==> run a <==
==> flow/design.v <==
module cordicMagPh
   #(parameter integer N        = 13,  
     parameter integer XY_WIDTH = 18)  
    (input  wire                           clk,
     input  wire                           reset,    
     input  wire                           st,       
     input  wire signed [XY_WIDTH - 1 : 0] xin,      
     input  wire signed [XY_WIDTH - 1 : 0] yin,      
     output reg                            rdy,      
     output wire        [XY_WIDTH - 1 : 0] mag,      
     output wire signed [XY_WIDTH + 1 : 0] ph);      
    localparam integer N_WIDTH = $clog2(N);
    reg signed [XY_WIDTH + 1 : 0] x, y, z;
    reg        [N_WIDTH  - 1 : 0] ni;       
    reg                           qrt;      
    wire signed [XY_WIDTH + 1 : 0] xShift, yShift;
    wire        [XY_WIDTH - 2 : 0] atan;
    reg  signed [XY_WIDTH + 1 : 0] zCnv;
    reg          [XY_WIDTH : 0] a;
    reg  [2 * XY_WIDTH - 1 : 0] r;
    localparam [1 : 0] ST0 = 2'd0, ST1 = 2'd1, ST2 = 2'd2, ST3 = 2'd3;
    reg [1 : 0] state;
    localparam integer PKG_WIDTH = XY_WIDTH + 1;
    function [63:0] atanLUTlong;
        input integer i;
        begin
            case (i)
                0: atanLUTlong = 64'd2305843009213693952;
                1: atanLUTlong = 64'd1361218612134873344;
                2: atanLUTlong = 64'd719230530580881024;
                3: atanLUTlong = 64'd365092647525521984;
                4: atanLUTlong = 64'd183254791493294816;
                5: atanLUTlong = 64'd91716730292036224;
                6: atanLUTlong = 64'd45869556482713136;
                7: atanLUTlong = 64'd22936177926750896;
                8: atanLUTlong = 64'd11468263948075832;
                9: atanLUTlong = 64'd5734153847876408;
                10: atanLUTlong = 64'd2867079658191484;
                11: atanLUTlong = 64'd1433540170878135;
                12: atanLUTlong = 64'd716770128161890;
                13: atanLUTlong = 64'd358385069421298;
                14: atanLUTlong = 64'd179192535378193;
                15: atanLUTlong = 64'd89596267772540;
                16: atanLUTlong = 64'd44798133896700;
                17: atanLUTlong = 64'd22399066949654;
                18: atanLUTlong = 64'd11199533474990;
                19: atanLUTlong = 64'd5599766737515;
                20: atanLUTlong = 64'd2799883368760;
                21: atanLUTlong = 64'd1399941684380;
                22: atanLUTlong = 64'd699970842190;
                23: atanLUTlong = 64'd349985421095;
                24: atanLUTlong = 64'd174992710548;
                25: atanLUTlong = 64'd87496355274;
                26: atanLUTlong = 64'd43748177637;
                27: atanLUTlong = 64'd21874088818;
                28: atanLUTlong = 64'd10937044409;
                29: atanLUTlong = 64'd5468522205;
                30: atanLUTlong = 64'd2734261102;
                31: atanLUTlong = 64'd1367130551;
                32: atanLUTlong = 64'd683565276;
                33: atanLUTlong = 64'd341782638;
                34: atanLUTlong = 64'd170891319;
                35: atanLUTlong = 64'd85445659;
                36: atanLUTlong = 64'd42722830;
                37: atanLUTlong = 64'd21361415;
                38: atanLUTlong = 64'd10680707;
                39: atanLUTlong = 64'd5340354;
                40: atanLUTlong = 64'd2670177;
                41: atanLUTlong = 64'd1335088;
                42: atanLUTlong = 64'd667544;
                43: atanLUTlong = 64'd333772;
                44: atanLUTlong = 64'd166886;
                45: atanLUTlong = 64'd83443;
                46: atanLUTlong = 64'd41722;
                47: atanLUTlong = 64'd20861;
                48: atanLUTlong = 64'd10430;
                49: atanLUTlong = 64'd5215;
                50: atanLUTlong = 64'd2608;
                51: atanLUTlong = 64'd1304;
                52: atanLUTlong = 64'd652;
                53: atanLUTlong = 64'd326;
                54: atanLUTlong = 64'd163;
                55: atanLUTlong = 64'd81;
                56: atanLUTlong = 64'd41;
                57: atanLUTlong = 64'd20;
                58: atanLUTlong = 64'd10;
                59: atanLUTlong = 64'd5;
                60: atanLUTlong = 64'd3;
                61: atanLUTlong = 64'd1;
                62: atanLUTlong = 64'd1;
                63: atanLUTlong = 64'd0;
                default: atanLUTlong = 64'd0;
            endcase
        end
    endfunction
    function [63:0] coefdLUTlong;
        input integer i;
        begin
            case (i)
                0: coefdLUTlong = 64'd3260954456333195264;
                1: coefdLUTlong = 64'd2916686334356757504;
                2: coefdLUTlong = 64'd2829601372552588288;
                3: coefdLUTlong = 64'd2807750841902562304;
                4: coefdLUTlong = 64'd2802282967498353152;
                5: coefdLUTlong = 64'd2800915666627739136;
                6: coefdLUTlong = 64'd2800573820569637376;
                7: coefdLUTlong = 64'd2800488357751430656;
                8: coefdLUTlong = 64'd2800466991965381120;
                9: coefdLUTlong = 64'd2800461650513774592;
                10: coefdLUTlong = 64'd2800460315150554624;
                11: coefdLUTlong = 64'd2800459981309729792;
                12: coefdLUTlong = 64'd2800459897849522176;
                13: coefdLUTlong = 64'd2800459876984470016;
                14: coefdLUTlong = 64'd2800459871768206848;
                15: coefdLUTlong = 64'd2800459870464141312;
                16: coefdLUTlong = 64'd2800459870138124800;
                17: coefdLUTlong = 64'd2800459870056620544;
                18: coefdLUTlong = 64'd2800459870036244480;
                19: coefdLUTlong = 64'd2800459870031150592;
                20: coefdLUTlong = 64'd2800459870029877248;
                21: coefdLUTlong = 64'd2800459870029558784;
                22: coefdLUTlong = 64'd2800459870029479424;
                23: coefdLUTlong = 64'd2800459870029459456;
                24: coefdLUTlong = 64'd2800459870029454336;
                25: coefdLUTlong = 64'd2800459870029453312;
                default: coefdLUTlong = 64'd0;
            endcase
        end
    endfunction
    localparam integer COEFD_LUT_LONG_SIZE = 26;
    function [PKG_WIDTH - 3 : 0] atanLUTshort;
        input integer i;
        reg [63 : 0] v;
        begin
            v = atanLUTlong(i);
            atanLUTshort = v[61 -: PKG_WIDTH - 2];
        end
    endfunction
    function [PKG_WIDTH - 3 : 0] coefdInit;
        input integer dummy;
        reg [63 : 0] v;
        begin
            if (N - 1 > COEFD_LUT_LONG_SIZE - 1)
                v = coefdLUTlong(COEFD_LUT_LONG_SIZE - 1);
            else
                v = coefdLUTlong(N - 1);
            coefdInit = v[61 -: PKG_WIDTH - 2];
        end
    endfunction
    localparam [PKG_WIDTH - 3 : 0] coefd = coefdInit(0);
    function [PKG_WIDTH - 1 : 0] signalSaturate;
        input [PKG_WIDTH - 1 : 0] x;
        begin
            if (x[PKG_WIDTH - 1 : PKG_WIDTH - 2] == 2'b01) begin
                signalSaturate = {2'b01, {(PKG_WIDTH - 2){1'b0}}};
            end else if (x[PKG_WIDTH - 1 : PKG_WIDTH - 2] == 2'b10) begin
                signalSaturate = {2'b11, {(PKG_WIDTH - 2){1'b0}}};
            end else begin
                signalSaturate = x;
            end
        end
    endfunction
    always @(posedge clk or posedge reset)
    if (reset) begin
        rdy   <= 1'b0;
        x     <= {(XY_WIDTH + 2){1'b0}};
        y     <= {(XY_WIDTH + 2){1'b0}};
        z     <= {(XY_WIDTH + 2){1'b0}};
        ni    <= {N_WIDTH{1'b0}};
        qrt   <= 1'b0;
        state <= ST0;
    end else begin
        if (st) begin  
            rdy <= 1'b0;
            ni  <= {N_WIDTH{1'b0}};  
            if (xin < 0) begin
                x   <= -xin;
                qrt <= 1'b1;
            end else begin  
                x   <= xin;
                qrt <= 1'b0;
            end
            y <= yin;
            state <= ST1;
        end else begin
            case (state)
                ST0: begin
                    rdy <= 1'b1;
                end
                ST1: begin
                    if (y == 0) begin  
                        rdy <= 1'b1;
                        if (~qrt) begin  
                            z <= {(XY_WIDTH + 2){1'b0}};
                        end else begin
                            z <= {2'b01, {XY_WIDTH{1'b0}}};  
                        end
                        state <= ST0;  
                    end else begin  
                        if (y < 0) begin
                            x <= x - y;
                            y <= y + x;
                            z <= -atan;
                        end else begin
                            x <= x + y;
                            y <= y - x;
                            z <= atan;
                        end
                        ni    <= ni + 1'd1;
                        state <= ST2;
                    end
                end
                ST2: begin
                    if (y < 0) begin
                        x <= x - yShift;
                        y <= y + xShift;
                        z <= z - atan;
                    end else begin  
                        x <= x + yShift;
                        y <= y - xShift;
                        z <= z + atan;
                    end
                    if (ni < N - 1) begin  
                        ni    <= ni + 1'd1;
                        state <= ST2;
                    end else begin
                        ni    <= {N_WIDTH{1'b0}};
                        state <= ST3;
                    end
                end
                ST3: begin
                    rdy   <= 1'b1;
                    x     <= {1'b0, r[2 * XY_WIDTH - 1 : XY_WIDTH - 1]};
                    z     <= zCnv;
                    state <= ST0;
                end
            endcase
        end
    end
    assign xShift = x >>> ni;
    assign yShift = y >>> ni;
    assign atan   = atanLUTshort(ni);
    always @(*) begin
        if (x >= 0) begin
            a = x[XY_WIDTH : 0];
        end else begin
            a = {(XY_WIDTH + 1){1'b0}};
        end
        r = a * coefd;
    end
    always @(*) begin
        zCnv = {z[XY_WIDTH + 1], signalSaturate(z[XY_WIDTH : 0])};
        if (~qrt) begin  
            zCnv = zCnv;
        end else begin     
            if (zCnv >= 0) begin
                zCnv = {2'b01, {XY_WIDTH{1'b0}}} - zCnv;  
            end else begin
                zCnv = {2'b11, {XY_WIDTH{1'b0}}} - zCnv;  
            end
        end
    end
    assign mag = x[XY_WIDTH - 1 : 0];
    assign ph  = z;
endmodule
==> flow/run.sh <==
#!/bin/bash
# the make line also repeats each setting of config.mk as NAME=value (left out here)
make -C /OpenROAD-flow-scripts/flow DESIGN_CONFIG=/design/flow/config.mk WORK_HOME=/design/flow/orfs CLKGATE_MAP_FILE= finish
==> flow/config.mk <==
export PLATFORM = sky130hd
export DESIGN_NAME = cordicMagPh
export DESIGN_NICKNAME = cordicMagPh
export VERILOG_FILES = /design/flow/design.v
export SDC_FILE = /design/flow/constraint.sdc
export NUM_CORES = 4
export LEC_CHECK = 0
export CAP_MARGIN = 0
export CORE_ASPECT_RATIO = 0.83
export CORE_MARGIN = 2
export CORE_UTILIZATION = 48
export CTS_CLUSTER_DIAMETER = 266
export CTS_CLUSTER_SIZE = 100
export GPL_TIMING_DRIVEN = 0
export PLACE_DENSITY_LB_ADDON = 0.22
export SLEW_MARGIN = 0
export TNS_END_PERCENT = 5
==> flow/constraint.sdc <==
create_clock -name core_clock -period 11.4 [get_ports {clk}]
set_input_delay 2.2800 -clock core_clock [delete_from_list [all_inputs] [get_ports {clk}]]
set_output_delay 2.2800 -clock core_clock [all_outputs]
set_load 0.01 [all_outputs]
==> run b: changes against run a <==
==> flow/config.mk (replaced) <==
export PLATFORM = sky130hd
export DESIGN_NAME = cordicMagPh
export DESIGN_NICKNAME = cordicMagPh
export VERILOG_FILES = /design/flow/design.v
export SDC_FILE = /design/flow/constraint.sdc
export NUM_CORES = 4
export LEC_CHECK = 0
export CAP_MARGIN = 20
export CORE_MARGIN = 2
export CORE_UTILIZATION = 71
export PLACE_DENSITY_LB_ADDON = 0.01
export SLEW_MARGIN = 20
==> flow/constraint.sdc (replaced) <==
create_clock -name core_clock -period 5.93 [get_ports {clk}]
set_input_delay 1.1860 -clock core_clock [delete_from_list [all_inputs] [get_ports {clk}]]
set_output_delay 1.1860 -clock core_clock [all_outputs]
set_load 0.01 [all_outputs]
==> run c: changes against run a <==
--- a/flow/config.mk
+++ b/flow/config.mk
@@ -7,4 +7,5 @@
 export LEC_CHECK = 0
+export ABC_AREA = 1
 export CAP_MARGIN = 0
-export CORE_ASPECT_RATIO = 0.83
+export CORE_ASPECT_RATIO = 0.99
 export CORE_MARGIN = 2
@@ -14,3 +15,3 @@
 export GPL_TIMING_DRIVEN = 0
-export PLACE_DENSITY_LB_ADDON = 0.22
+export PLACE_DENSITY = 0.76
 export SLEW_MARGIN = 0
==> qor summary <==
Total half-perimeter wirelength after legalization and detailed placement: run a 63160 um; run b 53200 um; run c 72540 um
Crit-path max FO: run a 10; run b 6; run c 10
Period utilisation layout: run a 0.7333; run b 1.102; run c 0.6732
Area fraction in full adders, half adders and majority gates: run a 0.2992; run b 0.2992; run c 0.2782
Global-route wire length before repair: run a 119500 um; run b 105400 um; run c 132100 um
Placement Setup Slack: run a 3.150 ns; run b -0.5050 ns; run c 3.860 ns
Post-route cell area: run a 20970 um^2; run b 21660 um^2; run c 22510 um^2
Count of clock buffers in the final design: run a 14; run b 9; run c 12
Post-Synthesis Cell Area: run a 19250 um^2; run b 19250 um^2; run c 20700 um^2
Outcome: run a timing/DRC/antenna clean; run b failed layout checks; run c timing/DRC/antenna clean
Violated checks: run a -; run b setup timing; run c -
Logic depth of the worst setup path including buffers: run a 26; run b 24; run c 27
Number of detailed-route iterations in the first pass: run a 6; run b 8; run c 6
Mean number of vias per cell: run a 6.454; run b 6.962; run c 5.934
DR WL met2: run a 32390 um; run b 29700 um; run c 36470 um
Number of nets in the layout: run a 2918; run b 2926; run c 3777
Parity-gate share of the synthesized area counting xor and xnor cells: run a 0.07684; run b 0.07684; run c 0.03893
Layout Skew: run a 0.008747 ns; run b 0.01512 ns; run c 0.01709 ns
Sequential fraction of the synthesis area: run a 0.09107; run b 0.09107; run c 0.08469
Combinational gate count: run a 1913; run b 1913; run c 2530
Die Footprint: run a 41720 um^2; run b 28440 um^2; run c 44800 um^2
